## flow/run.sh

```bash
#!/bin/bash
# the make line also repeats each setting of config.mk as NAME=value (left out here)
make -C /OpenROAD-flow-scripts/flow DESIGN_CONFIG=/design/flow/config.mk WORK_HOME=/design/flow/orfs CLKGATE_MAP_FILE= finish
```

## flow/config.mk

```make
export PLATFORM = sky130hd
export DESIGN_NAME = ACTIVEPRO
export DESIGN_NICKNAME = ACTIVEPRO
export VERILOG_FILES = /design/flow/design.v
export SDC_FILE = /design/flow/constraint.sdc
export NUM_CORES = 4
export LEC_CHECK = 0
export CAP_MARGIN = 20
export CORE_MARGIN = 2
export CORE_UTILIZATION = 61
export CTS_CLUSTER_SIZE = 94
export GPL_ROUTABILITY_DRIVEN = 0
export MAX_ROUTING_LAYER = met4
export PLACE_DENSITY_LB_ADDON = 0.03
export SETUP_SLACK_MARGIN = 0.73
export SLEW_MARGIN = 40
```

## flow/constraint.sdc

```tcl
create_clock -name core_clock -period 2.55 [get_ports {SYS_CLOCK}]
set_input_delay 0.5100 -clock core_clock [delete_from_list [all_inputs] [get_ports {SYS_CLOCK}]]
set_output_delay 0.5100 -clock core_clock [all_outputs]
set_load 0.01 [all_outputs]
```

## flow/design.v

```verilog
module ACTIVEPRO (
    input       RESET,
    input       SYS_CLOCK,                
    output reg  ACTIVE_DATA ,             
    output reg  ACTIVE_CLOCK,             
    input [511:0] ACTIVE_MESSAGE,         
    input [5:0] ACTIVE_CHANNEL,           
    input  ACTIVE_WR                      
    );
    reg [63:0][7:0] ACTIVE_MESSAGE_LATCHED; 
    reg [7:0] MESSAGE_LENGTH;
    reg [14:0] state;
    wire clockstate;
    wire [2:0] bitcount;
    wire [7:0] bytecount;
    assign clockstate = state[0];
    assign bitcount[2:0] = state[3:1];
    assign bytecount[7:0] = state[11:4];
    wire [7:0] FIRST_BYTE;
    assign FIRST_BYTE = 8'h7F;
    wire [7:0] SECOND_BYTE;
    assign SECOND_BYTE = (ACTIVE_CHANNEL & 8'h3F) | 8'h40;
    reg [7:0] clock_divider;
    reg [7:0] NEW_LENGTH;
    always @*
    begin
        NEW_LENGTH = 8'd66;
        for (int x = 63; x >= 1; x--)
            if (ACTIVE_MESSAGE[8*x +: 8] == 8'h0)
                NEW_LENGTH = x + 2;         
    end
    always @ (posedge SYS_CLOCK)
    begin
        if (RESET)
        begin
            state <= 0;
            ACTIVE_CLOCK <= 0;
            ACTIVE_DATA <= 0;
        end
        else
        begin
            if (state)
            begin
                state <= state + 1;
                if (clockstate == 1)    
                begin
                    ACTIVE_CLOCK <= 0;
                    if (bytecount == 0)
                        ACTIVE_DATA <= FIRST_BYTE[7-bitcount];
                    else if (bytecount == 1)
                        ACTIVE_DATA <= SECOND_BYTE[7-bitcount];
                    else
                        ACTIVE_DATA <= ACTIVE_MESSAGE_LATCHED[MESSAGE_LENGTH - bytecount - 1][7-bitcount];
                end
                else if (clockstate == 0)  ACTIVE_CLOCK <= 1;
                if (bytecount >= MESSAGE_LENGTH) state <= 0;
            end
            else         
            begin
                if (ACTIVE_WR) 
                begin
                    state <= 1;      
                    ACTIVE_MESSAGE_LATCHED <= ACTIVE_MESSAGE;
                    MESSAGE_LENGTH <= NEW_LENGTH;
                end
            end
        end
    end
endmodule 
```

==> flow_metrics.env, run 1 <==
# implementation run metrics
export IMPL_place_area_um2=30370
export IMPL_cts_root_buf="clkbuf_16"
export IMPL_edf_count=519
export IMPL_die_h_um=196.7
export IMPL_error_line="[ERROR GRT-0232] Routing congestion too high. Check the congestion heatmap in the GUI."
export IMPL_grt_overflow_total=1758
export IMPL_synth_area_um2=22640
export IMPL_aoi_share_pct=5.382
export IMPL_flop_cell="edfxtp_1"
export IMPL_cts_buffers=53
export IMPL_clkSinkCount=536
export IMPL_top_area_cell="edfxtp_1"
export IMPL_die_w_um=196.7
export IMPL_ys_sh_mux_pct=13.02
export IMPL_initCoreUtil_pct=61.85
export IMPL_core_area_um2=36610
export IMPL_ys_top_cells_by_count="edfxtp_1 (519), mux4_2 (130), nor4_1 (113), nand2_1 (99), nor2_1 (51)"
export IMPL_fp_nets=1833
export IMPL_stop_stage="global routing (5_1_grt)"
export IMPL_synthAdderAreaFrac_pct=0.6410
export IMPL_io_buffer_count=522
export IMPL_syn_area_per_cell_um2=17.41
export IMPL_grt_usage_pct=97.44
export IMPL_ys_area_um2=22640
export IMPL_synth_cell_types=61
export IMPL_top_logic_kind="multiplexers"
export IMPL_synth_warning_count=1
export IMPL_io_pins=523
export IMPL_async_flop_share_pct=0
export IMPL_postCtsHoldBufs=0
export IMPL_numSynthFlops=536
export IMPL_top_area_share_pct=68.83
export IMPL_top_cell="edfxtp_1"
export IMPL_status="stopped before the end"
export IMPL_yosys_stat_cells=1301
export IMPL_row_count=70
export IMPL_synthSimpleGateAreaFrac_pct=8.338
export IMPL_clock_path_buffers=3
export IMPL_hpwl_mm=58.35
export IMPL_ys_seq_share_pct=70.33
export IMPL_dieArea_um2=38680
export IMPL_area_leaders="edfxtp_1 (69%), mux4_2 (13%), nor4_1 (3.1%)"
export IMPL_synth_cells=1301
export IMPL_htree_num_levels=2
export IMPL_ys_sh_xor_pct=0.7349
[timing repair]
| item | in CTS |
|---|---|
| setup buffers | 51 |
| gates cloned | 36 |
| resized | 102 |
| endpoints found under the setup margin | 545 |
| pin swaps | 12 |
[metrics by stage]
step / total power, W / hold WS [ns] / setup WS [ns] / cells
4_1_cts: 0.02103 / 0.4686 / -0.5871 / 2650
3_5_place_dp: 0.01316 / 0.4827 / -0.7738 / 2467
3_3_place_gp: 0.01305 / 0.4681 / -0.6666 / 2467
2_1_floorplan: 0.01175 / 0.4524 / -12.47 / 1301
[routing by layer]
layer	GRT overflow	GRT usage, %
met1	41	89.11
met2	1251	114.4
met3	56	82.19
met4	410	105.0
met5	-	-
==> run 2: changes to the inputs <==
- ABC_AREA: not set -> 1
- CORE_ASPECT_RATIO: not set -> 0.59
- CORE_MARGIN: 2 -> 8
- CORE_UTILIZATION: 61 -> 57
- CTS_CLUSTER_DIAMETER: not set -> 349
- CTS_CLUSTER_SIZE: 94 -> not set
- GPL_ROUTABILITY_DRIVEN: 0 -> 1
- GPL_TIMING_DRIVEN: not set -> 0
- MAX_ROUTING_LAYER: met4 -> not set
- MIN_ROUTING_LAYER: not set -> met1
- PLACE_DENSITY: not set -> 0.76
- PLACE_DENSITY_LB_ADDON: 0.03 -> not set
- SETUP_SLACK_MARGIN: 0.73 -> 0.51
- SLEW_MARGIN: 40 -> 20
- clock period: 2.55 -> 3.99 ns (I/O delays scaled with it)
==> run 2 against run 1 <==
The layout now fails its checks (negative setup slack); die area up 21%; area after synthesis grew 0.65%; synthesized cell count is 39% higher.
==> flow_metrics.env, run 2 <==
# yosys + openroad results
export IMPL_wl_mm=92.14
export IMPL_cp_depth=53
export IMPL_powerDensity_nw_per_um2=410.0
export IMPL_worst_hold_path_endpoint="ACTIVE_MESSAGE_LATCHED[497]"
export IMPL_finalSetupTns_ns=-1.239
export IMPL_row_count=56
export IMPL_antenna_left=0
export IMPL_grt_first_pass_wirelength_mm=128.6
export IMPL_htree_num_levels=2
export IMPL_dpl_cell_count=2889
export IMPL_max_freq_mhz=214.0
export IMPL_numSynthFlops=536
export IMPL_crit_fanout=2
export IMPL_r2r_cells=15
export IMPL_wire_per_inst_um=30.04
export IMPL_critPathBufInv=1
export IMPL_min_path_cells=1
export IMPL_synth_warning_count=1
export IMPL_async_flop_share_pct=0
export IMPL_seq_power_w=0.00668
export IMPL_crit_type="input port to register"
export IMPL_regToRegSetupSlack_ns=0.45
export IMPL_hold_start="ACTIVE_MESSAGE[497]"
export IMPL_irDropWorstVdd_v=0.0003066
export IMPL_ys_sh_mux_pct=0
export IMPL_setup_violations=2
export IMPL_power_group_top="sequential cells"
export IMPL_grt_setup_unrepaired="true"
export IMPL_die_h_um=169.6
export IMPL_fin_crit_ns=4.673
export IMPL_nets=3013
export IMPL_place_area_um2=29290
export IMPL_swShare_pct=24.42
export IMPL_crit_path_end="MESSAGE_LENGTH[0]"
export IMPL_ys_area_um2=22790
export IMPL_synthAdderAreaFrac_pct=0.6368
export IMPL_clock_path_buffers=3
export IMPL_via_count=20300
export IMPL_internal_power_w=0.009882
export IMPL_grt_usage_pct=37.03
export IMPL_top_layer_used="met5"
export IMPL_top_logic_kind="simple AND/OR/NAND/NOR gates"
export IMPL_clkSinkCount=536
export IMPL_core_area_um2=39590
export IMPL_drc=0
export IMPL_fp_nets=2341
export IMPL_cpMostUsedCell="nand2_1"
export IMPL_r2r_end="ACTIVE_DATA"
export IMPL_aoi_share_pct=12.28
export IMPL_worstMarginPinSlew_ns=0.9448
export IMPL_route_met3_wl_mm=13.81
export IMPL_stdcell_count=3067
export IMPL_die_w_um=276.3
export IMPL_critical_path_top_delay_family="simple AND/OR/NAND/NOR gates"
export IMPL_fin_ws_ns=-0.6827
export IMPL_edf_count=519
export IMPL_flop_cell="edfxtp_1"
export IMPL_clk_latency_ns=0.59
export IMPL_hpwl_mm=67.86
export IMPL_slew_headroom_pct=37.02
export IMPL_syn_to_final_growth_pct=39.93
export IMPL_synth_cells=1809
export IMPL_pg_comb_w=0.00184
export IMPL_ys_sh_xor_pct=0.6533
export IMPL_worst_path_max_delay_cell="nor4_1"
export IMPL_clk_pin_slew_ns=0.08
export IMPL_min_path_type="input port to register"
export IMPL_gp_congestion=0.9764
export IMPL_p_total_w=0.01308
export IMPL_grt_max_degree=19
export IMPL_maxCapViolCount=0
export IMPL_yosys_stat_cells=1809
export IMPL_status="finished with violations"
export IMPL_crit_required_ns=4.33
export IMPL_power_switching_w=0.003193
export IMPL_area_leaders="edfxtp_1 (68%), o221ai_1 (7.4%), nand2_1 (7.3%)"
export IMPL_grt_overflow_total=0
export IMPL_io_pins=523
export IMPL_synthSimpleGateAreaFrac_pct=14.23
export IMPL_fin_skew_ns=0.01471
export IMPL_hold_viol=0
export IMPL_pre_cts_slack_ns=-1.504
export IMPL_top_area_cell="edfxtp_1"
export IMPL_syn_area_per_cell_um2=12.60
export IMPL_crit_start="ACTIVE_MESSAGE[405]"
export IMPL_initCoreUtil_pct=57.57
export IMPL_wl_met1_mm=33.21
export IMPL_cts_buffers=48
export IMPL_warnings=30
export IMPL_cp_end_kind="register"
export IMPL_rr_startpoint="state[1]"
export IMPL_first_iter_violations=3481
export IMPL_top_area_share_pct=68.38
export IMPL_dieArea_um2=46860
export IMPL_max_stage_delay_ns=0.49
export IMPL_check_faults="negative setup slack"
export IMPL_synth_cell_types=41
export IMPL_power_leakage_nw=11.71
export IMPL_arrival_ns=5.01
export IMPL_viasPerCell=6.620
export IMPL_wl_met2_mm=41.08
export IMPL_maxSlewViolCount=0
export IMPL_start_kind="input port"
export IMPL_synth_area_um2=22790
export IMPL_pwr_group_clock_w=0.00456
export IMPL_p_clk_share_pct=34.9
export IMPL_fin_area_um2=31890
export IMPL_top_cell="edfxtp_1"
export IMPL_ys_seq_share_pct=69.88
export IMPL_grt_pass1_vias=19740
export IMPL_period_used_pct=117.1
export IMPL_io_buffer_count=521
export IMPL_antenna_found_initial=24
export IMPL_seq_power_share_pct=51.1
export IMPL_ys_top_cells_by_count="edfxtp_1 (519), nand2_1 (441), o221ai_1 (192), a21oi_1 (166), nor4_1 (113)"
export IMPL_dr_pass1_iters=6
export IMPL_combPwrFrac_pct=14.1
export IMPL_cts_root_buf="clkbuf_16"
export IMPL_tritoncts="yes"
-- run 2: through the flow --
stage | hold WS [ns] | utilization [%]
finish | 0.3913 | 80.56
global route | 0.3878 | 80.54
CTS | 0.3802 | 79.10
detailed placement | 0.4755 | 73.99
global placement | 0.4511 | 72.58
floorplan | 0.4543 | -
-- run 2: final cells by class --
| type | count | area, µm² |
|---|---|---|
| diodes | 26 | 65.06 |
| plain buffers | 98 | 559.3 |
| clock buffers | 62 | 1275 |
| clock inverters | 26 | 197.7 |
| fillers | 2308 | 7696 |
| inverters | 43 | 190.2 |
| multi-input cells | 1132 | 6705 |
| flip-flops and latches | 536 | 15930 |
| well taps | 522 | 653.1 |
| repair buffers | 622 | 6320 |
-- run 2: layer usage --
layer  vias to the layer above  global-route usage [%]
li1                       8411                       -
met1                      9753                   50.12
met3                       281                   10.90
met2                      1855                   55.81
met5                         -                       0
met4                         4                   16.08
-- run 2: timing repair --
item                       CTS  global route
resized                    332           122
pin swaps                   78            52
setup endpoints to repair  278            87
hold buffers                 0             0
gates cloned                 0             1
setup buffers               30            33
==> run 3: changes to the inputs <==
- ABC_AREA: 1 -> not set
- CORE_ASPECT_RATIO: 0.59 -> not set
- CORE_MARGIN: 8 -> 2
- CORE_UTILIZATION: 57 -> 64
- CTS_CLUSTER_DIAMETER: 349 -> 361
- CTS_CLUSTER_SIZE: not set -> 43
- GPL_ROUTABILITY_DRIVEN: 1 -> not set
- GPL_TIMING_DRIVEN: 0 -> not set
- MIN_ROUTING_LAYER: met1 -> not set
- PLACE_DENSITY: 0.76 -> 0.6
- SETUP_SLACK_MARGIN: 0.51 -> 0.72
- clock period: 3.99 -> 2.57 ns (I/O delays scaled with it)
==> run 3 against run 2 <==
The run now fails in clock tree synthesis (4_1_cts); die area fell by 21%; synthesized cell count down 28%; area after synthesis down 0.64%.
==> flow_metrics.env, run 3 <==
# implementation run metrics
export IMPL_status="stopped before the end"
export IMPL_stop_stage="clock tree synthesis (4_1_cts)"
export IMPL_error_line="[ERROR DPL-0033] detailed placement checks failed during check placement."
export IMPL_die_w_um=192.1
export IMPL_ys_sh_mux_pct=13.02
export IMPL_area_leaders="edfxtp_1 (69%), mux4_2 (13%), nor4_1 (3.1%)"
export IMPL_top_logic_kind="multiplexers"
export IMPL_io_pins=523
export IMPL_numSynthFlops=536
export IMPL_row_count=68
export IMPL_ys_area_um2=22640
export IMPL_synth_warning_count=1
export IMPL_aoi_share_pct=5.382
export IMPL_ys_seq_share_pct=70.33
export IMPL_synth_area_um2=22640
export IMPL_async_flop_share_pct=0
export IMPL_gp_congestion=0.9438
export IMPL_synthAdderAreaFrac_pct=0.6410
export IMPL_yosys_stat_cells=1301
export IMPL_dieArea_um2=36900
export IMPL_top_area_cell="edfxtp_1"
export IMPL_flop_cell="edfxtp_1"
export IMPL_synthSimpleGateAreaFrac_pct=8.338
export IMPL_core_area_um2=34710
export IMPL_die_h_um=192.1
export IMPL_fp_nets=1833
export IMPL_ys_sh_xor_pct=0.7349
export IMPL_initCoreUtil_pct=65.23
export IMPL_synth_cells=1301
export IMPL_dpl_cell_count=2449
export IMPL_pre_cts_slack_ns=-0.8531
export IMPL_edf_count=519
export IMPL_top_area_share_pct=68.83
export IMPL_io_buffer_count=522
export IMPL_top_cell="edfxtp_1"
export IMPL_ys_top_cells_by_count="edfxtp_1 (519), mux4_2 (130), nor4_1 (113), nand2_1 (99), nor2_1 (51)"
export IMPL_hpwl_mm=61.10
export IMPL_syn_area_per_cell_um2=17.41
export IMPL_synth_cell_types=61
-- run 3: per-stage QoR --
| step | instance area, µm² | setup TNS, ns |
|---|---|---|
| after floorplan | 22780 | -6459.55 |
| after global placement | 30220 | -3.120 |
| after detailed placement | 30220 | -3.770 |
==> run 4: changes to the inputs <==
- ABC_AREA: not set -> 1
- CORE_ASPECT_RATIO: not set -> 0.5
- CORE_UTILIZATION: 64 -> 72
- CTS_CLUSTER_DIAMETER: 361 -> 254
- CTS_CLUSTER_SIZE: 43 -> 98
- PLACE_DENSITY: 0.6 -> 0.36
- SETUP_SLACK_MARGIN: 0.72 -> 1.28
- TNS_END_PERCENT: not set -> 10
- clock period: 2.57 -> 4.76 ns (I/O delays scaled with it)
==> run 4 against run 3 <==
The run fails in global routing (5_1_grt); synthesized cell count is 39% higher; area after synthesis is 0.65% higher; die area is 10% lower.
==> flow_metrics.env, run 4 <==
# implementation run metrics
export IMPL_ys_sh_xor_pct=0.6533
export IMPL_top_area_cell="edfxtp_1"
export IMPL_initCoreUtil_pct=74.14
export IMPL_ys_area_um2=22790
export IMPL_top_cell="edfxtp_1"
export IMPL_io_buffer_count=522
export IMPL_flop_cell="edfxtp_1"
export IMPL_row_count=45
export IMPL_numSynthFlops=536
export IMPL_ys_seq_share_pct=69.88
export IMPL_async_flop_share_pct=0
export IMPL_postCtsHoldBufs=0
export IMPL_cts_buffers=9
export IMPL_htree_num_levels=1
export IMPL_pre_cts_slack_ns=-1.071
export IMPL_synthSimpleGateAreaFrac_pct=14.23
export IMPL_ys_top_cells_by_count="edfxtp_1 (519), nand2_1 (441), o221ai_1 (192), a21oi_1 (166), nor4_1 (113)"
export IMPL_synth_cell_types=41
export IMPL_io_pins=523
export IMPL_syn_area_per_cell_um2=12.60
export IMPL_synthAdderAreaFrac_pct=0.6368
export IMPL_grt_usage_pct=89.55
export IMPL_top_logic_kind="simple AND/OR/NAND/NOR gates"
export IMPL_synth_area_um2=22790
export IMPL_top_area_share_pct=68.38
export IMPL_cts_root_buf="clkbuf_16"
export IMPL_area_leaders="edfxtp_1 (68%), o221ai_1 (7.4%), nand2_1 (7.3%)"
export IMPL_fp_nets=2341
export IMPL_gp_congestion=0.9864
export IMPL_aoi_share_pct=12.28
export IMPL_ys_sh_mux_pct=0
export IMPL_synth_cells=1809
export IMPL_hpwl_mm=59.87
export IMPL_error_line="[ERROR GRT-0232] Routing congestion too high. Check the congestion heatmap in the GUI."
export IMPL_status="stopped before the end"
export IMPL_clock_path_buffers=3
export IMPL_edf_count=519
export IMPL_grt_overflow_total=489
export IMPL_core_area_um2=30740
export IMPL_die_h_um=129.8
export IMPL_die_w_um=255.6
export IMPL_clkSinkCount=536
export IMPL_dieArea_um2=33180
export IMPL_yosys_stat_cells=1809
export IMPL_stop_stage="global routing (5_1_grt)"
export IMPL_synth_warning_count=1
[run 4: what timing repair did]
item | CTS
pin swaps | 53
resized | 182
setup endpoints to repair | 36
setup buffers | 8
[run 4: metrics by stage]
stage | utilization (%) | total power (W) | area (µm²) | instances
4_1_cts | 94.15 | 0.008505 | 28940 | 2706
3_5_place_dp | 92.92 | 0.006951 | 28570 | 2687
3_3_place_gp | 92.92 | 0.006836 | 28570 | 2687
2_1_floorplan | - | 0.006276 | 22860 | 1809
[run 4: layer usage]
layer  global-route usage, %  GRT overflow
met4                   97.11           187
met3                   81.70            45
met5                   52.64             8
met2                   102.2           238
met1                   84.84            11
==> run 5: changes to the inputs <==
- ABC_AREA: 1 -> not set
- CORE_ASPECT_RATIO: 0.5 -> not set
- CORE_UTILIZATION: 72 -> 50
- CTS_CLUSTER_DIAMETER: 254 -> not set
- CTS_CLUSTER_SIZE: 98 -> not set
- PLACE_DENSITY: 0.36 -> 0.6
- SETUP_SLACK_MARGIN: 1.28 -> not set
- TNS_END_PERCENT: 10 -> not set
- clock period: 4.76 -> 7.48 ns (I/O delays scaled with it)
==> run 5 against run 4 <==
Now clean on timing, DRC and antenna; die area grew 42%; area after synthesis is 0.64% lower; synthesized cell count fell by 28%.
==> flow_metrics.env, run 5 <==
# yosys + openroad results
export IMPL_status="complete, no violations"
export IMPL_antenna_found_initial=23
export IMPL_power_group_top="sequential cells"
export IMPL_seq_power_w=0.00355
export IMPL_critical_path_top_delay_family="adder cells"
export IMPL_postCtsHoldBufs=0
export IMPL_top_logic_kind="multiplexers"
export IMPL_cts_setup_buffers=0
export IMPL_grt_pass1_vias=15610
export IMPL_synthSimpleGateAreaFrac_pct=8.338
export IMPL_powerDensity_nw_per_um2=232.8
export IMPL_aoi_share_pct=5.382
export IMPL_first_iter_violations=1617
export IMPL_synth_cells=1301
export IMPL_top_area_cell="edfxtp_1"
export IMPL_crit_required_ns=7.93
export IMPL_drc=0
export IMPL_gp_congestion=0.8648
export IMPL_initCoreUtil_pct=50.98
export IMPL_crit_fanout=20
export IMPL_cp_depth=13
export IMPL_fin_ws_ns=3.293
export IMPL_path_cells="ha_1 -> inv_1 -> fa_1 -> inv_1 -> ha_1 -> and2_2 -> buf_4 -> a22o_1 -> o21ai_0 -> o21ai_0 -> mux4_2 -> o2111ai_1 -> a41oi_1"
export IMPL_die_w_um=216.8
export IMPL_ys_sh_mux_pct=13.02
export IMPL_met1_usage_pct=36.92
export IMPL_crit_type="register to register"
export IMPL_row_count=77
export IMPL_ys_top_cells_by_count="edfxtp_1 (519), mux4_2 (130), nor4_1 (113), nand2_1 (99), nor2_1 (51)"
export IMPL_power_switching_w=0.001533
export IMPL_tritoncts="yes"
export IMPL_top_area_share_pct=68.83
export IMPL_cts_repair_resized=0
export IMPL_power_leakage_nw=9.832
export IMPL_post_route_util_pct=68.61
export IMPL_cts_buffers=55
export IMPL_fin_skew_ns=0.01700
export IMPL_yosys_stat_cells=1301
export IMPL_seq_power_share_pct=50.1
export IMPL_crit_start="state[4]"
export IMPL_numSynthFlops=536
export IMPL_min_path_type="register to register"
export IMPL_die_h_um=216.8
export IMPL_worst_hold_path_endpoint="state[8]"
export IMPL_period_used_pct=55.98
export IMPL_async_flop_share_pct=0
export IMPL_grt_setup_unrepaired="false"
export IMPL_io_buffer_count=522
export IMPL_warnings=32
export IMPL_wl_mm=69.29
export IMPL_regToRegSetupSlack_ns=3.29
export IMPL_ys_sh_xor_pct=0.7349
export IMPL_clock_path_buffers=3
export IMPL_pg_comb_w=0.000770
export IMPL_syn_to_final_growth_pct=34.57
export IMPL_clkSinkCount=536
export IMPL_max_stage_delay_ns=0.50
export IMPL_grt_usage_pct=29.35
export IMPL_irDropWorstVdd_v=0.0001672
export IMPL_synth_area_um2=22640
export IMPL_worst_path_max_delay_cell="mux4_2"
export IMPL_dieArea_um2=47010
export IMPL_fin_crit_ns=4.187
export IMPL_flop_cell="edfxtp_1"
export IMPL_combPwrFrac_pct=10.9
export IMPL_fp_nets=1833
export IMPL_maxCapViolCount=0
export IMPL_synth_warning_count=1
export IMPL_clk_pin_slew_ns=0.06
export IMPL_hold_start="state[8]"
export IMPL_rr_startpoint="state[4]"
export IMPL_cts_root_buf="clkbuf_16"
export IMPL_finalSetupTns_ns=0
export IMPL_syn_area_per_cell_um2=17.41
export IMPL_nFillCells=3037
export IMPL_r2r_end="ACTIVE_DATA"
export IMPL_swShare_pct=21.61
export IMPL_antenna_left=0
export IMPL_worstMarginPinSlew_ns=1.119
export IMPL_ys_seq_share_pct=70.33
export IMPL_pwr_group_clock_w=0.00277
export IMPL_hold_viol=0
export IMPL_gr_usage_met2_pct=49.94
export IMPL_p_clk_share_pct=39.1
export IMPL_maxSlewViolCount=0
export IMPL_setup_violations=0
export IMPL_area_leaders="edfxtp_1 (69%), mux4_2 (13%), nor4_1 (3.1%)"
export IMPL_busiest_layer="met2"
export IMPL_io_pins=523
export IMPL_min_path_cells=2
export IMPL_max_freq_mhz=238.8
export IMPL_wire_per_inst_um=27.68
export IMPL_grt_overflow_total=0
export IMPL_grt_max_degree=141
export IMPL_core_area_um2=44410
export IMPL_gr_usage_met3_pct=9.168
export IMPL_dr_pass1_iters=6
export IMPL_r2r_cells=13
export IMPL_slew_headroom_pct=24.71
export IMPL_hpwl_mm=52.64
export IMPL_nets=2382
export IMPL_synthAdderAreaFrac_pct=0.6410
export IMPL_synth_cell_types=61
export IMPL_arrival_ns=4.64
export IMPL_ys_area_um2=22640
export IMPL_via_count=15080
export IMPL_critPathBufInv=3
export IMPL_start_kind="register"
export IMPL_htree_num_levels=2
export IMPL_top_cell="edfxtp_1"
export IMPL_internal_power_w=0.005561
export IMPL_crit_path_end="ACTIVE_DATA"
export IMPL_pre_cts_slack_ns=2.996
export IMPL_clk_latency_ns=0.61
export IMPL_cp_end_kind="register"
export IMPL_viasPerCell=6.024
export IMPL_grt_first_pass_wirelength_mm=99.35
export IMPL_edf_count=519
run 5: per-layer routing:
metal / wire (µm) / up-vias
met5: 104 / -
met2: 34490 / 740
met3: 6893 / 92
met4: 1479 / 16
li1: - / 6648
met1: 26320 / 7583
run 5: cell type report:
cell class	count	area, µm²	share of cell area (%)
Clock buffer	72	1493	4.898
Tap cell	592	740.7	2.431
Clock inverter	29	315.3	1.035
Inverter	19	73.82	0.2422
Antenna cell	17	42.54	0.1396
Sequential cell	536	15930	52.28
Multi-Input combinational cell	697	6441	21.14
Timing Repair Buffer	541	5434	17.83
run 5: stage by stage:
step | hold slack [ns] | power [W] | std cells | instance area (µm²)
floorplan | 0.4524 | 0.004002 | 1301 | 22730
global placement | 0.4690 | 0.004359 | 2384 | 28610
detailed placement | 0.4790 | 0.004380 | 2384 | 28610
CTS | 0.4859 | 0.007118 | 2485 | 30420
global route | 0.5152 | 0.007294 | 2496 | 30460
finish | 0.4864 | 0.007094 | 2503 | 30470
==> run 6: changes to the inputs <==
- CORE_UTILIZATION: 50 -> 70
- CTS_CLUSTER_DIAMETER: not set -> 372
- CTS_CLUSTER_SIZE: not set -> 20
- clock period: 7.48 -> 2.55 ns (I/O delays scaled with it)
==> run 6 against run 5 <==
The flow now stops in clock tree synthesis (4_1_cts); synthesized cell count is the same; die area shrank 28%; area after synthesis is the same.
==> flow_metrics.env, run 6 <==
# implementation run metrics
export IMPL_stop_stage="clock tree synthesis (4_1_cts)"
export IMPL_dieArea_um2=33800
export IMPL_ys_sh_xor_pct=0.7349
export IMPL_status="stopped before the end"
export IMPL_die_w_um=183.9
export IMPL_edf_count=519
export IMPL_row_count=65
export IMPL_ys_seq_share_pct=70.33
export IMPL_numSynthFlops=536
export IMPL_pre_cts_slack_ns=-1.156
export IMPL_synth_warning_count=1
export IMPL_yosys_stat_cells=1301
export IMPL_async_flop_share_pct=0
export IMPL_synth_cells=1301
export IMPL_io_buffer_count=522
export IMPL_area_leaders="edfxtp_1 (69%), mux4_2 (13%), nor4_1 (3.1%)"
export IMPL_initCoreUtil_pct=71.39
export IMPL_hpwl_mm=69.15
export IMPL_fp_nets=1833
export IMPL_top_logic_kind="multiplexers"
export IMPL_error_line="[ERROR DPL-0038] Utilization greater than 100%, impossible to legalize"
export IMPL_die_h_um=183.9
export IMPL_top_area_share_pct=68.83
export IMPL_io_pins=523
export IMPL_syn_area_per_cell_um2=17.41
export IMPL_synthSimpleGateAreaFrac_pct=8.338
export IMPL_dpl_cell_count=2374
export IMPL_core_area_um2=31720
export IMPL_gp_congestion=0.9622
export IMPL_ys_top_cells_by_count="edfxtp_1 (519), mux4_2 (130), nor4_1 (113), nand2_1 (99), nor2_1 (51)"
export IMPL_top_cell="edfxtp_1"
export IMPL_synth_cell_types=61
export IMPL_ys_sh_mux_pct=13.02
export IMPL_ys_area_um2=22640
export IMPL_synth_area_um2=22640
export IMPL_synthAdderAreaFrac_pct=0.6410
export IMPL_top_area_cell="edfxtp_1"
export IMPL_flop_cell="edfxtp_1"
export IMPL_aoi_share_pct=5.382
==> run 6: through the flow <==
| stage | setup TNS (ns) | total power, W | instance area [µm²] | hold slack, ns | util, % |
|---|---|---|---|---|---|
| floorplan | -6469.95 | 0.01174 | 22740 | 0.4524 | - |
| global placement | -12.01 | 0.01301 | 30040 | 0.4646 | 94.72 |
| detailed placement | -52.02 | 0.01328 | 30040 | 0.5243 | 94.72 |
==> run 7: changes to the inputs <==
- ABC_AREA: not set -> 1
- CORE_UTILIZATION: 70 -> 72
- CTS_CLUSTER_DIAMETER: 372 -> not set
- CTS_CLUSTER_SIZE: 20 -> 14
- GPL_ROUTABILITY_DRIVEN: not set -> 1
- HOLD_SLACK_MARGIN: not set -> 0.29
- PLACE_DENSITY: 0.6 -> not set
- PLACE_DENSITY_LB_ADDON: not set -> 0.27
- SETUP_SLACK_MARGIN: not set -> 0.66
- SLEW_MARGIN: 20 -> 40
- clock period: 2.55 -> 2.24 ns (I/O delays scaled with it)
==> run 7 against run 6 <==
The run fails in detailed placement (3_5_place_dp); synthesized cell count rose by 39%; die area fell by 2.1%; area after synthesis rose by 0.65%.
==> flow_metrics.env, run 7 <==
# implementation run metrics
export IMPL_aoi_share_pct=12.28
export IMPL_core_area_um2=31390
export IMPL_ys_area_um2=22790
export IMPL_yosys_stat_cells=1809
export IMPL_status="stopped before the end"
export IMPL_dieArea_um2=33090
export IMPL_fp_nets=2341
export IMPL_initCoreUtil_pct=72.60
export IMPL_ys_top_cells_by_count="edfxtp_1 (519), nand2_1 (441), o221ai_1 (192), a21oi_1 (166), nor4_1 (113)"
export IMPL_ys_sh_mux_pct=0
export IMPL_syn_area_per_cell_um2=12.60
export IMPL_io_buffer_count=522
export IMPL_synth_warning_count=1
export IMPL_synthAdderAreaFrac_pct=0.6368
export IMPL_ys_seq_share_pct=69.88
export IMPL_synth_area_um2=22790
export IMPL_flop_cell="edfxtp_1"
export IMPL_row_count=65
export IMPL_die_h_um=181.9
export IMPL_stop_stage="detailed placement (3_5_place_dp)"
export IMPL_top_cell="edfxtp_1"
export IMPL_top_area_cell="edfxtp_1"
export IMPL_error_line="Error: detail_place.tcl, 38 bad optional access"
export IMPL_synth_cells=1809
export IMPL_ys_sh_xor_pct=0.6533
export IMPL_numSynthFlops=536
export IMPL_top_logic_kind="simple AND/OR/NAND/NOR gates"
export IMPL_area_leaders="edfxtp_1 (68%), o221ai_1 (7.4%), nand2_1 (7.3%)"
export IMPL_edf_count=519
export IMPL_async_flop_share_pct=0
export IMPL_die_w_um=181.9
export IMPL_top_area_share_pct=68.38
export IMPL_gp_congestion=0.9740
export IMPL_io_pins=523
export IMPL_synthSimpleGateAreaFrac_pct=14.23
export IMPL_synth_cell_types=41
## run 7: stage by stage
step / power, W / instance area [µm²] / hold slack (ns) / setup WS (ns)
floorplan: 0.01336 / 22960 / 0.4543 / -11.80
global placement: 0.01495 / 30940 / 0.4533 / -2.506
==> run 8: changes to the inputs <==
- ABC_AREA: 1 -> not set
- CORE_UTILIZATION: 72 -> 50
- CTS_CLUSTER_SIZE: 14 -> not set
- GPL_ROUTABILITY_DRIVEN: 1 -> not set
- HOLD_SLACK_MARGIN: 0.29 -> not set
- PLACE_DENSITY: not set -> 0.6
- PLACE_DENSITY_LB_ADDON: 0.27 -> not set
- SETUP_SLACK_MARGIN: 0.66 -> 0.4
- SLEW_MARGIN: 40 -> 20
- clock period: 2.24 -> 4.58 ns (I/O delays scaled with it)
==> run 8 against run 7 <==
The run now finishes clean; synthesized cell count down 28%; area after synthesis down 0.64%; die area up 42%.
==> flow_metrics.env, run 8 <==
# yosys + openroad results
export IMPL_status="complete, no violations"
export IMPL_hpwl_mm=53.08
export IMPL_power_group_top="sequential cells"
export IMPL_crit_required_ns=5.03
export IMPL_first_iter_violations=1664
export IMPL_wl_mm=69.08
export IMPL_finalSetupTns_ns=0
export IMPL_max_freq_mhz=253.5
export IMPL_postCtsHoldBufs=0
export IMPL_top_logic_kind="multiplexers"
export IMPL_io_buffer_count=522
export IMPL_synth_warning_count=1
export IMPL_pg_comb_w=0.00130
export IMPL_setup_violations=0
export IMPL_combPwrFrac_pct=11.3
export IMPL_warnings=29
export IMPL_clk_pin_slew_ns=0.06
export IMPL_grt_setup_unrepaired="false"
export IMPL_critical_path_top_delay_family="AND-OR/OR-AND gates"
export IMPL_crit_fanout=7
export IMPL_cp_depth=13
export IMPL_swShare_pct=21.60
export IMPL_top_cell="edfxtp_1"
export IMPL_die_w_um=216.8
export IMPL_maxCapViolCount=0
export IMPL_hold_start="ACTIVE_CLOCK"
export IMPL_internal_power_w=0.009021
export IMPL_grt_pass1_vias=15800
export IMPL_numSynthFlops=536
export IMPL_area_leaders="edfxtp_1 (69%), mux4_2 (13%), nor4_1 (3.1%)"
export IMPL_wire_per_inst_um=27.49
export IMPL_via_count=15170
export IMPL_clk_latency_ns=0.60
export IMPL_fp_nets=1833
export IMPL_edf_count=519
export IMPL_ys_top_cells_by_count="edfxtp_1 (519), mux4_2 (130), nor4_1 (113), nand2_1 (99), nor2_1 (51)"
export IMPL_fin_ws_ns=0.6358
export IMPL_viasPerCell=6.036
export IMPL_irDropWorstVdd_v=0.0002855
export IMPL_seq_power_w=0.00580
export IMPL_crit_start="state[4]"
export IMPL_worstMarginPinSlew_ns=1.010
export IMPL_slew_headroom_pct=32.20
export IMPL_nets=2397
export IMPL_row_count=77
export IMPL_initCoreUtil_pct=50.98
export IMPL_die_h_um=216.8
export IMPL_start_kind="register"
export IMPL_maxSlewViolCount=0
export IMPL_pwr_group_clock_w=0.00441
export IMPL_grt_usage_pct=29.22
export IMPL_fin_skew_ns=0.01374
export IMPL_power_switching_w=0.002485
export IMPL_top_area_cell="edfxtp_1"
export IMPL_worst_path_max_delay_cell="mux4_2"
export IMPL_antenna_left=0
export IMPL_ys_sh_mux_pct=13.02
export IMPL_period_used_pct=86.12
export IMPL_rr_startpoint="state[4]"
export IMPL_synthAdderAreaFrac_pct=0.6410
export IMPL_min_path_type="register to register"
export IMPL_gp_congestion=0.8901
export IMPL_max_stage_delay_ns=0.53
export IMPL_synth_cell_types=61
export IMPL_hold_viol=0
export IMPL_top_area_share_pct=68.83
export IMPL_ys_area_um2=22640
export IMPL_syn_area_per_cell_um2=17.41
export IMPL_synthSimpleGateAreaFrac_pct=8.338
export IMPL_fin_crit_ns=3.944
export IMPL_antenna_found_initial=24
export IMPL_grt_first_pass_wirelength_mm=99.45
export IMPL_pre_cts_slack_ns=0.4946
export IMPL_dr_pass1_iters=6
export IMPL_aoi_share_pct=5.382
export IMPL_tritoncts="yes"
export IMPL_yosys_stat_cells=1301
export IMPL_cp_end_kind="register"
export IMPL_grt_overflow_total=0
export IMPL_p_clk_share_pct=38.3
export IMPL_regToRegSetupSlack_ns=0.64
export IMPL_r2r_end="ACTIVE_DATA"
export IMPL_clkSinkCount=536
export IMPL_grt_max_degree=94
export IMPL_htree_num_levels=2
export IMPL_synth_area_um2=22640
export IMPL_dieArea_um2=47010
export IMPL_worst_hold_path_endpoint="ACTIVE_CLOCK"
export IMPL_r2r_cells=13
export IMPL_crit_type="register to register"
export IMPL_flop_cell="edfxtp_1"
export IMPL_min_path_cells=2
export IMPL_fin_area_um2=30670
export IMPL_power_leakage_nw=9.939
export IMPL_drc=0
export IMPL_core_area_um2=44410
export IMPL_crit_path_end="ACTIVE_DATA"
export IMPL_critPathBufInv=3
export IMPL_seq_power_share_pct=50.4
export IMPL_powerDensity_nw_per_um2=375.2
export IMPL_syn_to_final_growth_pct=35.44
export IMPL_arrival_ns=4.40
export IMPL_cts_buffers=55
export IMPL_async_flop_share_pct=0
export IMPL_synth_cells=1301
export IMPL_path_cells="ha_1 -> inv_1 -> fa_1 -> inv_1 -> ha_1 -> nor2b_4 -> buf_4 -> a22o_1 -> a221oi_1 -> o21ai_0 -> mux4_2 -> o2111ai_1 -> a41oi_1"
export IMPL_ys_sh_xor_pct=0.7349
export IMPL_cts_root_buf="clkbuf_16"
export IMPL_clock_path_buffers=3
export IMPL_ys_seq_share_pct=70.33
export IMPL_io_pins=523
export IMPL_place_area_um2=28820
-- run 8: final cells by class --
type / count / area, µm²
diodes: 15 / 37.54
repair buffers: 556 / 5670
well taps: 592 / 740.7
multi-input cells: 697 / 6449
inverters: 19 / 78.83
clock buffers: 66 / 1460
flip-flops and latches: 536 / 15930
fillers: 3033 / 13750
clock inverters: 32 / 299.0
-- run 8: through the flow --
step	std cells	util, %	total power, W	hold WS (ns)
after floorplan	1301	-	0.006536	0.4524
after global placement	2393	64.72	0.007142	0.4648
after detailed placement	2396	64.89	0.007185	0.4844
after CTS	2494	68.85	0.01156	0.4982
after global routing	2509	69.03	0.01182	0.5281
final	2513	69.05	0.01151	0.4947
-- run 8: repair_timing --
action	in CTS	in global routing
resized	0	2
buffers inserted	0	4
endpoints found under the setup margin	0	1
-- run 8: layer usage --
| metal | part of all wire [%] | wire (µm) | track usage (%) |
|---|---|---|---|
| met5 | 0.22 | 152 | 0 |
| met4 | 2.5 | 1715 | 9.361 |
| met3 | 9.0 | 6214 | 7.757 |
| met2 | 50 | 34270 | 48.61 |
| met1 | 39 | 26730 | 37.76 |
==> run 9: changes to the inputs <==
- CORE_UTILIZATION: 50 -> 27
- SETUP_SLACK_MARGIN: 0.4 -> not set
- clock period: 4.58 -> 15.7 ns (I/O delays scaled with it)
==> run 9 against run 8 <==
Still clean on timing, DRC and antenna; critical path depth decreased by 7; via count fell by 1.3%; first-iteration DRC count fell by 24%; utilization is 32 points lower; largest cell class unchanged; largest power group unchanged.
==> flow_metrics.env, run 9 <==
# yosys + openroad results
export IMPL_r2r_cells=9
export IMPL_dieArea_um2=86200
export IMPL_cpMostUsedCell="buf_4"
export IMPL_cts_setup_buffers=0
export IMPL_max_freq_mhz=164.9
export IMPL_top_area_cell="edfxtp_1"
export IMPL_core_area_um2=83290
export IMPL_crit_fanout=83
export IMPL_grt_max_degree=138
export IMPL_row_count=106
export IMPL_maxSlewViolCount=0
export IMPL_nFillCells=7783
export IMPL_hpwl_mm=56.56
export IMPL_swShare_pct=22.53
export IMPL_path_cells="clkdlybuf4s50_1 -> nor3b_4 -> buf_6 -> buf_4 -> buf_16 -> buf_4"
export IMPL_grt_first_pass_wirelength_mm=104.6
export IMPL_flop_cell="edfxtp_1"
export IMPL_hold_viol=0
export IMPL_syn_area_per_cell_um2=17.41
export IMPL_place_area_um2=29160
export IMPL_clock_path_buffers=3
export IMPL_critical_path_top_delay_family="buffers and inverters"
export IMPL_power_group_top="sequential cells"
export IMPL_clk_latency_ns=0.62
export IMPL_ys_area_um2=22640
export IMPL_grt_pass1_vias=16000
export IMPL_drc=0
export IMPL_grt_usage_pct=16.86
export IMPL_synth_area_um2=22640
export IMPL_synth_cell_types=61
export IMPL_wl_mm=74.79
export IMPL_crit_start="RESET"
export IMPL_gr_usage_met3_pct=3.829
export IMPL_postCtsHoldBufs=0
export IMPL_pre_cts_slack_ns=8.477
export IMPL_wire_per_inst_um=24.87
export IMPL_synth_warning_count=1
export IMPL_worst_hold_path_endpoint="state[8]"
export IMPL_io_buffer_count=522
export IMPL_slew_headroom_pct=24.31
export IMPL_io_pins=523
export IMPL_gp_congestion=0.8371
export IMPL_worstMarginPinSlew_ns=1.125
export IMPL_period_used_pct=38.63
export IMPL_initCoreUtil_pct=27.19
export IMPL_crit_path_end="ACTIVE_MESSAGE_LATCHED[360]"
export IMPL_fp_nets=1833
export IMPL_r2r_end="ACTIVE_MESSAGE_LATCHED[360]"
export IMPL_viasPerCell=4.977
export IMPL_status="complete, no violations"
export IMPL_power_leakage_nw=9.858
export IMPL_pwr_group_clock_w=0.00136
export IMPL_die_h_um=293.6
export IMPL_regToRegSetupSlack_ns=11.21
export IMPL_combPwrFrac_pct=10.9
export IMPL_met1_usage_pct=20.13
export IMPL_ys_sh_mux_pct=13.02
export IMPL_fin_area_um2=31150
export IMPL_busiest_layer="met2"
export IMPL_top_logic_kind="multiplexers"
export IMPL_rr_startpoint="state[9]"
export IMPL_fin_skew_ns=0.02773
export IMPL_fin_ws_ns=9.636
export IMPL_first_iter_violations=1266
export IMPL_gr_usage_met2_pct=29.25
export IMPL_seq_power_w=0.00169
export IMPL_cts_root_buf="clkbuf_16"
export IMPL_aoi_share_pct=5.382
export IMPL_crit_required_ns=15.93
export IMPL_antenna_left=0
export IMPL_setup_violations=0
export IMPL_via_count=14970
export IMPL_max_stage_delay_ns=0.74
export IMPL_ys_seq_share_pct=70.33
export IMPL_ys_sh_xor_pct=0.7349
export IMPL_crit_type="input port to register"
export IMPL_dr_pass1_iters=5
export IMPL_synthSimpleGateAreaFrac_pct=8.338
export IMPL_clkSinkCount=536
export IMPL_top_area_share_pct=68.83
export IMPL_cp_depth=6
export IMPL_hold_start="state[8]"
export IMPL_numSynthFlops=536
export IMPL_min_path_type="register to register"
export IMPL_cts_buffers=61
export IMPL_htree_num_levels=2
export IMPL_grt_overflow_total=0
export IMPL_worst_path_max_delay_cell="buf_4"
export IMPL_powerDensity_nw_per_um2=110.1
export IMPL_synthAdderAreaFrac_pct=0.6410
export IMPL_antenna_found_initial=26
export IMPL_synth_cells=1301
export IMPL_grt_setup_unrepaired="false"
export IMPL_syn_to_final_growth_pct=37.58
export IMPL_die_w_um=293.6
export IMPL_clk_pin_slew_ns=0.06
export IMPL_arrival_ns=6.30
export IMPL_edf_count=519
export IMPL_min_path_cells=2
export IMPL_cts_repair_resized=0
export IMPL_cp_end_kind="register"
export IMPL_internal_power_w=0.002656
export IMPL_fin_crit_ns=6.064
export IMPL_ys_top_cells_by_count="edfxtp_1 (519), mux4_2 (130), nor4_1 (113), nand2_1 (99), nor2_1 (51)"
export IMPL_maxCapViolCount=0
export IMPL_async_flop_share_pct=0
export IMPL_seq_power_share_pct=49.3
export IMPL_yosys_stat_cells=1301
export IMPL_critPathBufInv=5
export IMPL_warnings=31
export IMPL_top_cell="edfxtp_1"
export IMPL_irDropWorstVdd_v=0.00007501
export IMPL_nets=2390
export IMPL_area_leaders="edfxtp_1 (69%), mux4_2 (13%), nor4_1 (3.1%)"
export IMPL_p_clk_share_pct=39.7
export IMPL_tritoncts="yes"
export IMPL_pg_comb_w=0.000374
export IMPL_power_switching_w=0.0007725
export IMPL_start_kind="input port"
-- run 9: area by class of cell --
cell class              count  area, µm²  share of cell area [%]
inverters                  19      71.32                  0.2289
well taps                1080       1351                   4.337
clock inverters            31      290.3                  0.9317
flip-flops and latches    536      15930                   51.14
diodes                     23      57.56                  0.1847
clock buffers              78       1612                   5.173
repair buffers            543       5419                   17.39
multi-input cells         697       6421                   20.61
-- run 9: metal layers --
metal | vias up | wire length [µm] | part of all wire, %
met5 | - | 53 | 0.071
met4 | 8 | 2511 | 3.4
met3 | 122 | 5535 | 7.4
met2 | 644 | 38030 | 51
met1 | 7523 | 28660 | 38
li1 | 6669 | - | -
-- run 9: per-stage QoR --
stage	power, W	cells	hold WS, ns	util [%]	setup TNS, ns
6_report	0.003429	3007	0.4883	37.41	0
5_1_grt	0.003546	3006	0.5449	37.40	0
4_1_cts	0.003466	2983	0.4990	37.29	0
3_5_place_dp	0.002097	2874	0.4852	35.01	0
3_3_place_gp	0.002084	2874	0.4716	35.01	0
2_1_floorplan	0.001904	1301	0.4524	-	-507.12
==> run 10: changes to the inputs <==
- CORE_UTILIZATION: 27 -> 68
- CTS_CLUSTER_DIAMETER: not set -> 361
- CTS_CLUSTER_SIZE: not set -> 43
- SETUP_SLACK_MARGIN: not set -> -0.22
- TNS_END_PERCENT: not set -> 75
- clock period: 15.7 -> 2.86 ns (I/O delays scaled with it)
==> run 10 against run 9 <==
The flow now stops in clock tree synthesis (4_1_cts); die area fell by 60%; area after synthesis did not move; synthesized cell count did not move.
==> flow_metrics.env, run 10 <==
# implementation run metrics
export IMPL_top_logic_kind="multiplexers"
export IMPL_syn_area_per_cell_um2=17.41
export IMPL_top_cell="edfxtp_1"
export IMPL_synth_cell_types=61
export IMPL_ys_area_um2=22640
export IMPL_io_buffer_count=522
export IMPL_synth_warning_count=1
export IMPL_ys_sh_mux_pct=13.02
export IMPL_flop_cell="edfxtp_1"
export IMPL_fp_nets=1833
export IMPL_synth_area_um2=22640
export IMPL_error_line="[ERROR DPL-0033] detailed placement checks failed during check placement."
export IMPL_async_flop_share_pct=0
export IMPL_ys_top_cells_by_count="edfxtp_1 (519), mux4_2 (130), nor4_1 (113), nand2_1 (99), nor2_1 (51)"
export IMPL_synthAdderAreaFrac_pct=0.6410
export IMPL_core_area_um2=32700
export IMPL_stop_stage="clock tree synthesis (4_1_cts)"
export IMPL_dieArea_um2=34780
export IMPL_synth_cells=1301
export IMPL_gp_congestion=0.9386
export IMPL_status="stopped before the end"
export IMPL_area_leaders="edfxtp_1 (69%), mux4_2 (13%), nor4_1 (3.1%)"
export IMPL_ys_seq_share_pct=70.33
export IMPL_top_area_share_pct=68.83
export IMPL_edf_count=519
export IMPL_numSynthFlops=536
export IMPL_ys_sh_xor_pct=0.7349
export IMPL_dpl_cell_count=2357
export IMPL_top_area_cell="edfxtp_1"
export IMPL_row_count=66
export IMPL_initCoreUtil_pct=69.25
export IMPL_io_pins=523
export IMPL_yosys_stat_cells=1301
export IMPL_die_h_um=186.5
export IMPL_hpwl_mm=63.29
export IMPL_synthSimpleGateAreaFrac_pct=8.338
export IMPL_aoi_share_pct=5.382
export IMPL_die_w_um=186.5
==> run 10: metrics by stage <==
step           hold WS, ns  area (µm²)  setup slack [ns]  TNS [ns]
2_1_floorplan       0.4524       22730            -12.16  -6308.88
3_3_place_gp        0.4690       29610           -0.4157    -1.645
3_5_place_dp        0.4901       29610           -0.6237    -2.677
==> run 11: changes to the inputs <==
- CORE_UTILIZATION: 68 -> 58
- CTS_CLUSTER_DIAMETER: 361 -> not set
- CTS_CLUSTER_SIZE: 43 -> 77
- GPL_ROUTABILITY_DRIVEN: not set -> 0
- PLACE_DENSITY: 0.6 -> not set
- PLACE_DENSITY_LB_ADDON: not set -> 0.03
- SETUP_SLACK_MARGIN: -0.22 -> 0.76
- SLEW_MARGIN: 20 -> 40
- TNS_END_PERCENT: 75 -> not set
- clock period: 2.86 -> 2.64 ns (I/O delays scaled with it)
==> run 11 against run 10 <==
The layout now fails its checks (negative setup slack); synthesized cell count did not move; area after synthesis did not move; die area rose by 17%.
==> flow_metrics.env, run 11 <==
# yosys + openroad results
export IMPL_regToRegSetupSlack_ns=-1.16
export IMPL_cts_root_buf="clkbuf_16"
export IMPL_combPwrFrac_pct=16.3
export IMPL_ys_seq_share_pct=70.33
export IMPL_top_area_cell="edfxtp_1"
export IMPL_power_leakage_nw=12.32
export IMPL_status="finished with violations"
export IMPL_fp_nets=1833
export IMPL_setup_violations=1
export IMPL_power_switching_w=0.005635
export IMPL_maxCapViolCount=0
export IMPL_synth_cells=1301
export IMPL_gr_usage_met3_pct=12.02
export IMPL_crit_fanout=13
export IMPL_via_count=20030
export IMPL_pwr_group_clock_w=0.00822
export IMPL_worst_hold_path_endpoint="ACTIVE_MESSAGE_LATCHED[470]"
export IMPL_core_area_um2=38560
export IMPL_grt_first_pass_wirelength_mm=128.1
export IMPL_slew_headroom_pct=50.25
export IMPL_crit_start="MESSAGE_LENGTH[0]"
export IMPL_critical_path_top_delay_family="AND-OR/OR-AND gates"
export IMPL_p_clk_share_pct=37.5
export IMPL_grt_overflow_total=0
export IMPL_cpMostUsedCell="inv_1"
export IMPL_dr_pass1_iters=6
export IMPL_min_path_cells=1
export IMPL_arrival_ns=4.34
export IMPL_viasPerCell=7.269
export IMPL_flop_cell="edfxtp_1"
export IMPL_hpwl_mm=57.10
export IMPL_ys_area_um2=22640
export IMPL_pre_cts_slack_ns=-0.7888
export IMPL_synthSimpleGateAreaFrac_pct=8.338
export IMPL_start_kind="register"
export IMPL_rr_startpoint="MESSAGE_LENGTH[0]"
export IMPL_clock_path_buffers=3
export IMPL_min_path_type="input port to register"
export IMPL_top_cell="edfxtp_1"
export IMPL_grt_setup_unrepaired="true"
export IMPL_ys_top_cells_by_count="edfxtp_1 (519), mux4_2 (130), nor4_1 (113), nand2_1 (99), nor2_1 (51)"
export IMPL_first_iter_violations=3595
export IMPL_crit_type="register to register"
export IMPL_dpl_cell_count=2477
export IMPL_postCtsHoldBufs=0
export IMPL_dieArea_um2=40640
export IMPL_hold_viol=0
export IMPL_fin_ws_ns=-1.161
export IMPL_clk_latency_ns=0.65
export IMPL_r2r_cells=15
export IMPL_grt_max_degree=46
export IMPL_syn_area_per_cell_um2=17.41
export IMPL_grt_pass1_vias=18930
export IMPL_ys_sh_xor_pct=0.7349
export IMPL_maxSlewViolCount=0
export IMPL_seq_power_share_pct=46.2
export IMPL_initCoreUtil_pct=58.73
export IMPL_irDropWorstVdd_v=0.0007608
export IMPL_async_flop_share_pct=0
export IMPL_edf_count=519
export IMPL_clkSinkCount=536
export IMPL_top_logic_kind="multiplexers"
export IMPL_wire_per_inst_um=38.17
export IMPL_cp_depth=15
export IMPL_ys_sh_mux_pct=13.02
export IMPL_internal_power_w=0.01628
export IMPL_yosys_stat_cells=1301
export IMPL_hold_start="ACTIVE_MESSAGE[470]"
export IMPL_cts_buffers=54
export IMPL_check_faults="negative setup slack"
export IMPL_r2r_end="ACTIVE_DATA"
export IMPL_die_w_um=201.6
export IMPL_seq_power_w=0.0101
export IMPL_aoi_share_pct=5.382
export IMPL_critPathBufInv=5
export IMPL_period_used_pct=144.0
export IMPL_syn_to_final_growth_pct=55.18
export IMPL_worstMarginPinSlew_ns=0.7451
export IMPL_grt_usage_pct=44.32
export IMPL_io_buffer_count=522
export IMPL_max_freq_mhz=263.1
export IMPL_fin_skew_ns=0.03612
export IMPL_swShare_pct=25.71
export IMPL_worst_path_max_delay_cell="o311ai_2"
export IMPL_antenna_found_initial=25
export IMPL_row_count=72
export IMPL_antenna_left=0
export IMPL_nets=2694
export IMPL_tritoncts="yes"
export IMPL_wl_mm=105.2
export IMPL_numSynthFlops=536
export IMPL_fin_crit_ns=3.801
export IMPL_area_leaders="edfxtp_1 (69%), mux4_2 (13%), nor4_1 (3.1%)"
export IMPL_warnings=30
export IMPL_gr_usage_met2_pct=74.38
export IMPL_crit_path_end="ACTIVE_DATA"
export IMPL_met1_usage_pct=52.50
export IMPL_cp_end_kind="register"
export IMPL_die_h_um=201.6
export IMPL_stdcell_count=2755
export IMPL_busiest_layer="met2"
export IMPL_power_group_top="sequential cells"
export IMPL_top_area_share_pct=68.83
export IMPL_path_cells="inv_1 -> ha_1 -> inv_1 -> fa_1 -> inv_2 -> ha_4 -> and2_4 -> buf_8 -> buf_4 -> a22oi_1 -> a21oi_1 -> nor3_1 -> o311ai_2 -> o2111ai_2 -> a41oi_2"
export IMPL_drc=0
export IMPL_pg_comb_w=0.00358
export IMPL_crit_required_ns=3.18
export IMPL_io_pins=523
export IMPL_max_stage_delay_ns=0.66
export IMPL_synth_warning_count=1
export IMPL_clk_pin_slew_ns=0.07
export IMPL_synth_cell_types=61
export IMPL_synthAdderAreaFrac_pct=0.6410
export IMPL_powerDensity_nw_per_um2=623.8
export IMPL_post_route_util_pct=91.14
export IMPL_synth_area_um2=22640
export IMPL_htree_num_levels=2
-- run 11: stage by stage --
step           total power [W]  setup TNS, ns  hold WS (ns)  cell area [µm²]
2_1_floorplan          0.01135       -6423.15        0.4524            22780
3_3_place_gp           0.01258         -2.998        0.4700            30120
3_5_place_dp           0.01266         -3.131        0.4820            30120
4_1_cts                0.02076        -0.4952       0.08814            34280
5_1_grt                0.02209         -1.194       0.08704            35130
6_report               0.02192         -1.161       0.08804            35140
-- run 11: cell type report --
class | instances | area [µm²]
flip-flops and latches | 536 | 15940
repair buffers | 850 | 9539
multi-input cells | 701 | 7114
fillers | 1317 | 3417
clock buffers | 68 | 1435
well taps | 518 | 648.1
clock inverters | 31 | 309.0
diodes | 32 | 80.08
inverters | 19 | 78.83
-- run 11: timing repair --
action | in CTS | in global routing
setup buffers | 73 | 15
cloned | 38 | 21
endpoints found under the hold margin | 0 | 0
resized | 459 | 32
pin swaps | 88 | 3
endpoints found under the setup margin | 544 | 544
-- run 11: routing by layer --
metal,vias to the layer above,routed length [µm]
met5,-,67
met4,10,10450
met3,788,16060
met2,2460,48710
met1,9456,29880
li1,7311,-
==> run 12: changes to the inputs <==
- CORE_UTILIZATION: 58 -> 68
- CTS_CLUSTER_DIAMETER: not set -> 361
- CTS_CLUSTER_SIZE: 77 -> 43
- GPL_ROUTABILITY_DRIVEN: 0 -> not set
- PLACE_DENSITY: not set -> 0.6
- PLACE_DENSITY_LB_ADDON: 0.03 -> not set
- SETUP_SLACK_MARGIN: 0.76 -> 0.73
- SLEW_MARGIN: 40 -> 20
- TNS_END_PERCENT: not set -> 5
- clock period: 2.64 -> 2.62 ns (I/O delays scaled with it)
==> run 12 against run 11 <==
The run now fails in clock tree synthesis (4_1_cts); synthesized cell count unchanged; die area decreased by 14%; area after synthesis unchanged.
==> flow_metrics.env, run 12 <==
# implementation run metrics
export IMPL_numSynthFlops=536
export IMPL_die_h_um=186.5
export IMPL_dieArea_um2=34780
export IMPL_synth_warning_count=1
export IMPL_flop_cell="edfxtp_1"
export IMPL_top_area_share_pct=68.83
export IMPL_synth_cells=1301
export IMPL_stop_stage="clock tree synthesis (4_1_cts)"
export IMPL_syn_area_per_cell_um2=17.41
export IMPL_core_area_um2=32700
export IMPL_status="stopped before the end"
export IMPL_initCoreUtil_pct=69.25
export IMPL_ys_seq_share_pct=70.33
export IMPL_top_cell="edfxtp_1"
export IMPL_row_count=66
export IMPL_dpl_cell_count=2424
export IMPL_synthAdderAreaFrac_pct=0.6410
export IMPL_error_line="[ERROR DPL-0033] detailed placement checks failed during check placement."
export IMPL_async_flop_share_pct=0
export IMPL_io_buffer_count=522
export IMPL_ys_area_um2=22640
export IMPL_synthSimpleGateAreaFrac_pct=8.338
export IMPL_gp_congestion=0.9642
export IMPL_area_leaders="edfxtp_1 (69%), mux4_2 (13%), nor4_1 (3.1%)"
export IMPL_synth_area_um2=22640
export IMPL_ys_top_cells_by_count="edfxtp_1 (519), mux4_2 (130), nor4_1 (113), nand2_1 (99), nor2_1 (51)"
export IMPL_top_logic_kind="multiplexers"
export IMPL_ys_sh_mux_pct=13.02
export IMPL_hpwl_mm=66.30
export IMPL_synth_cell_types=61
export IMPL_edf_count=519
export IMPL_top_area_cell="edfxtp_1"
export IMPL_aoi_share_pct=5.382
export IMPL_die_w_um=186.5
export IMPL_io_pins=523
export IMPL_pre_cts_slack_ns=-0.9480
export IMPL_fp_nets=1833
export IMPL_yosys_stat_cells=1301
export IMPL_ys_sh_xor_pct=0.7349
==> run 12: through the flow <==
| step | TNS (ns) | cell area (µm²) | power [W] | hold slack [ns] |
|---|---|---|---|---|
| 3_3_place_gp | -3.105 | 30170 | 0.01267 | 0.4654 |
| 2_1_floorplan | -6433.68 | 22730 | 0.01143 | 0.4524 |
| 3_5_place_dp | -4.471 | 30170 | 0.01290 | 0.4782 |
==> run 13: changes to the inputs <==
- ABC_AREA: not set -> 1
- CORE_UTILIZATION: 68 -> 67
- CTS_CLUSTER_DIAMETER: 361 -> 300
- CTS_CLUSTER_SIZE: 43 -> 97
- SETUP_SLACK_MARGIN: 0.73 -> not set
- TNS_END_PERCENT: 5 -> not set
- clock period: 2.62 -> 2.56 ns (I/O delays scaled with it)
==> run 13 against run 12 <==
The flow stops in global routing (5_1_grt); die area rose by 2.1%; area after synthesis increased by 0.65%; synthesized cell count increased by 39%.
==> flow_metrics.env, run 13 <==
# implementation run metrics
export IMPL_status="stopped before the end"
export IMPL_stop_stage="global routing (5_1_grt)"
export IMPL_error_line="[ERROR GRT-0232] Routing congestion too high. Check the congestion heatmap in the GUI."
export IMPL_cts_root_buf="clkbuf_16"
export IMPL_top_logic_kind="simple AND/OR/NAND/NOR gates"
export IMPL_synth_cell_types=41
export IMPL_fp_nets=2341
export IMPL_io_pins=523
export IMPL_initCoreUtil_pct=67.97
export IMPL_synth_warning_count=1
export IMPL_synthSimpleGateAreaFrac_pct=14.23
export IMPL_top_cell="edfxtp_1"
export IMPL_ys_area_um2=22790
export IMPL_aoi_share_pct=12.28
export IMPL_gp_congestion=0.9693
export IMPL_grt_usage_pct=73.75
export IMPL_die_h_um=188.4
export IMPL_synth_cells=1809
export IMPL_row_count=67
export IMPL_syn_area_per_cell_um2=12.60
export IMPL_synth_area_um2=22790
export IMPL_cts_buffers=9
export IMPL_die_w_um=188.4
export IMPL_async_flop_share_pct=0
export IMPL_core_area_um2=33530
export IMPL_htree_num_levels=1
export IMPL_synthAdderAreaFrac_pct=0.6368
export IMPL_grt_overflow_total=30
export IMPL_ys_top_cells_by_count="edfxtp_1 (519), nand2_1 (441), o221ai_1 (192), a21oi_1 (166), nor4_1 (113)"
export IMPL_hpwl_mm=64.77
export IMPL_numSynthFlops=536
export IMPL_io_buffer_count=522
export IMPL_clock_path_buffers=3
export IMPL_yosys_stat_cells=1809
export IMPL_top_area_share_pct=68.38
export IMPL_clkSinkCount=536
export IMPL_flop_cell="edfxtp_1"
export IMPL_dieArea_um2=35510
export IMPL_ys_sh_xor_pct=0.6533
export IMPL_postCtsHoldBufs=0
export IMPL_ys_seq_share_pct=69.88
export IMPL_edf_count=519
export IMPL_area_leaders="edfxtp_1 (68%), o221ai_1 (7.4%), nand2_1 (7.3%)"
export IMPL_ys_sh_mux_pct=0
export IMPL_top_area_cell="edfxtp_1"
-- run 13: routing by layer --
| metal | GRT overflow | track usage [%] |
|---|---|---|
| met2 | 10 | 94.32 |
| met4 | 12 | 76.02 |
| met1 | 0 | 69.38 |
| met5 | 0 | 24.18 |
| met3 | 8 | 58.20 |
-- run 13: repair_timing --
action	in CTS
setup endpoints to repair	258
pin swaps	54
setup buffers	13
gates resized	193
-- run 13: through the flow --
stage	cells	TNS [ns]	area [µm²]	total power [W]	setup slack [ns]
floorplan	1809	-5961.43	22890	0.01168	-11.48
global placement	2934	-4.957	30610	0.01306	-2.287
detailed placement	2934	-6.480	30610	0.01324	-2.933
CTS	2958	-4.568	31100	0.01611	-1.937
==> run 14: changes to the inputs <==
- ABC_AREA: 1 -> not set
- CORE_UTILIZATION: 67 -> 21
- CTS_CLUSTER_DIAMETER: 300 -> not set
- CTS_CLUSTER_SIZE: 97 -> not set
- clock period: 2.56 -> 10.5 ns (I/O delays scaled with it)
==> run 14 against run 13 <==
Area after synthesis shrank 0.64%; die area rose to 3.1 times the previous value; synthesized cell count down 28%; now clean on timing, DRC and antenna.
==> flow_metrics.env, run 14 <==
# yosys + openroad results
export IMPL_status="complete, no violations"
export IMPL_wl_mm=79.35
export IMPL_io_pins=523
export IMPL_grt_usage_pct=14.00
export IMPL_period_used_pct=45.46
export IMPL_seq_power_w=0.00253
export IMPL_path_cells="ha_1 -> inv_1 -> fa_1 -> inv_1 -> ha_1 -> nor2b_4 -> buf_4 -> a22oi_1 -> a21oi_1 -> nor3_1 -> o311ai_0 -> o2111ai_1 -> a41oi_1"
export IMPL_grt_pass1_vias=16310
export IMPL_place_area_um2=29600
export IMPL_area_leaders="edfxtp_1 (69%), mux4_2 (13%), nor4_1 (3.1%)"
export IMPL_core_area_um2=107100
export IMPL_whs_ns=0.4933
export IMPL_row_count=120
export IMPL_gp_congestion=0.8543
export IMPL_crit_start="state[4]"
export IMPL_fin_skew_ns=0.02352
export IMPL_swShare_pct=22.82
export IMPL_finalSetupTns_ns=0
export IMPL_crit_required_ns=11.08
export IMPL_top_logic_kind="multiplexers"
export IMPL_ys_area_um2=22640
export IMPL_synthSimpleGateAreaFrac_pct=8.338
export IMPL_numSynthFlops=536
export IMPL_cp_end_kind="register"
export IMPL_yosys_stat_cells=1301
export IMPL_clock_path_buffers=3
export IMPL_seq_power_share_pct=48.6
export IMPL_clk_pin_slew_ns=0.06
export IMPL_powerDensity_nw_per_um2=164.6
export IMPL_grt_first_pass_wirelength_mm=111.9
export IMPL_cts_buffers=60
export IMPL_slew_headroom_pct=25.21
export IMPL_maxSlewViolCount=0
export IMPL_combPwrFrac_pct=10.8
export IMPL_top_area_cell="edfxtp_1"
export IMPL_crit_type="register to register"
export IMPL_warnings=31
export IMPL_dpl_cell_count=3198
export IMPL_drc=0
export IMPL_postCtsHoldBufs=0
export IMPL_p_clk_share_pct=40.5
export IMPL_min_path_type="register to register"
export IMPL_top_area_share_pct=68.83
export IMPL_synth_area_um2=22640
export IMPL_grt_overflow_total=0
export IMPL_grt_max_degree=170
export IMPL_r2r_end="ACTIVE_DATA"
export IMPL_r2r_cells=13
export IMPL_power_switching_w=0.001188
export IMPL_cts_root_buf="clkbuf_16"
export IMPL_regToRegSetupSlack_ns=5.73
export IMPL_ys_seq_share_pct=70.33
export IMPL_cts_repair_resized=0
export IMPL_rr_startpoint="state[4]"
export IMPL_power_leakage_nw=9.902
export IMPL_htree_num_levels=2
export IMPL_setup_violations=0
export IMPL_io_buffer_count=522
export IMPL_irDropWorstVdd_v=0.0001394
export IMPL_cp_depth=13
export IMPL_worstMarginPinSlew_ns=1.112
export IMPL_nets=2391
export IMPL_cts_setup_buffers=0
export IMPL_max_stage_delay_ns=0.76
export IMPL_async_flop_share_pct=0
export IMPL_wire_per_inst_um=23.87
export IMPL_clk_latency_ns=0.66
export IMPL_pwr_group_clock_w=0.00211
export IMPL_initCoreUtil_pct=21.15
export IMPL_hold_viol=0
export IMPL_start_kind="register"
export IMPL_fp_nets=1833
export IMPL_flop_cell="edfxtp_1"
export IMPL_die_w_um=332.4
export IMPL_arrival_ns=5.35
export IMPL_fin_area_um2=31620
export IMPL_dr_pass1_iters=5
export IMPL_syn_area_per_cell_um2=17.41
export IMPL_worst_path_max_delay_cell="nor2b_4"
export IMPL_synthAdderAreaFrac_pct=0.6410
export IMPL_via_count=14970
export IMPL_antenna_left=0
export IMPL_pg_comb_w=0.000564
export IMPL_hold_start="state[9]"
export IMPL_synth_cells=1301
export IMPL_dieArea_um2=110500
export IMPL_worst_hold_path_endpoint="state[11]"
export IMPL_clkSinkCount=536
export IMPL_viasPerCell=4.501
export IMPL_power_group_top="sequential cells"
export IMPL_die_h_um=332.4
export IMPL_aoi_share_pct=5.382
export IMPL_nFillCells=10530
export IMPL_antenna_found_initial=21
export IMPL_ys_sh_mux_pct=13.02
export IMPL_max_freq_mhz=209.5
export IMPL_syn_to_final_growth_pct=39.65
export IMPL_synth_cell_types=61
export IMPL_hpwl_mm=60.47
export IMPL_critical_path_top_delay_family="AND-OR/OR-AND gates"
export IMPL_crit_path_end="ACTIVE_DATA"
export IMPL_tritoncts="yes"
export IMPL_crit_fanout=17
export IMPL_fin_crit_ns=4.773
export IMPL_grt_setup_unrepaired="false"
export IMPL_top_cell="edfxtp_1"
export IMPL_synth_warning_count=1
export IMPL_maxCapViolCount=0
export IMPL_critPathBufInv=3
export IMPL_internal_power_w=0.004017
export IMPL_post_route_util_pct=29.54
export IMPL_min_path_cells=2
export IMPL_stdcell_count=3325
export IMPL_ys_top_cells_by_count="edfxtp_1 (519), mux4_2 (130), nor4_1 (113), nand2_1 (99), nor2_1 (51)"
export IMPL_first_iter_violations=1080
export IMPL_ys_sh_xor_pct=0.7349
export IMPL_edf_count=519
[run 14: per-layer routing]
metal  track usage (%)  part of all wire, %  vias to the layer above
li1                  -                    -                     6653
met1             16.82                   40                     7623
met2             24.98                   52                      578
met3             2.839                  5.5                      106
met4             4.487                  2.7                        6
met5                 0                0.035                        -
[run 14: layout make-up]
type	count	area [µm²]	area share (%)
diodes	14	35.03	0.1108
inverters	19	71.32	0.2255
multi-input cells	697	6429	20.33
well taps	1403	1755	5.551
repair buffers	545	5444	17.22
clock inverters	38	405.4	1.282
clock buffers	73	1550	4.902
flip-flops and latches	536	15930	50.38
[run 14: through the flow]
stage          power, W  setup WS (ns)
6_report       0.005205          5.727
2_1_floorplan  0.002847         -5.137
4_1_cts        0.005273          5.618
3_3_place_gp   0.003125          5.305
5_1_grt        0.005395          5.504
3_5_place_dp   0.003148          5.335
Power is estimated from default activity; no workload was simulated.
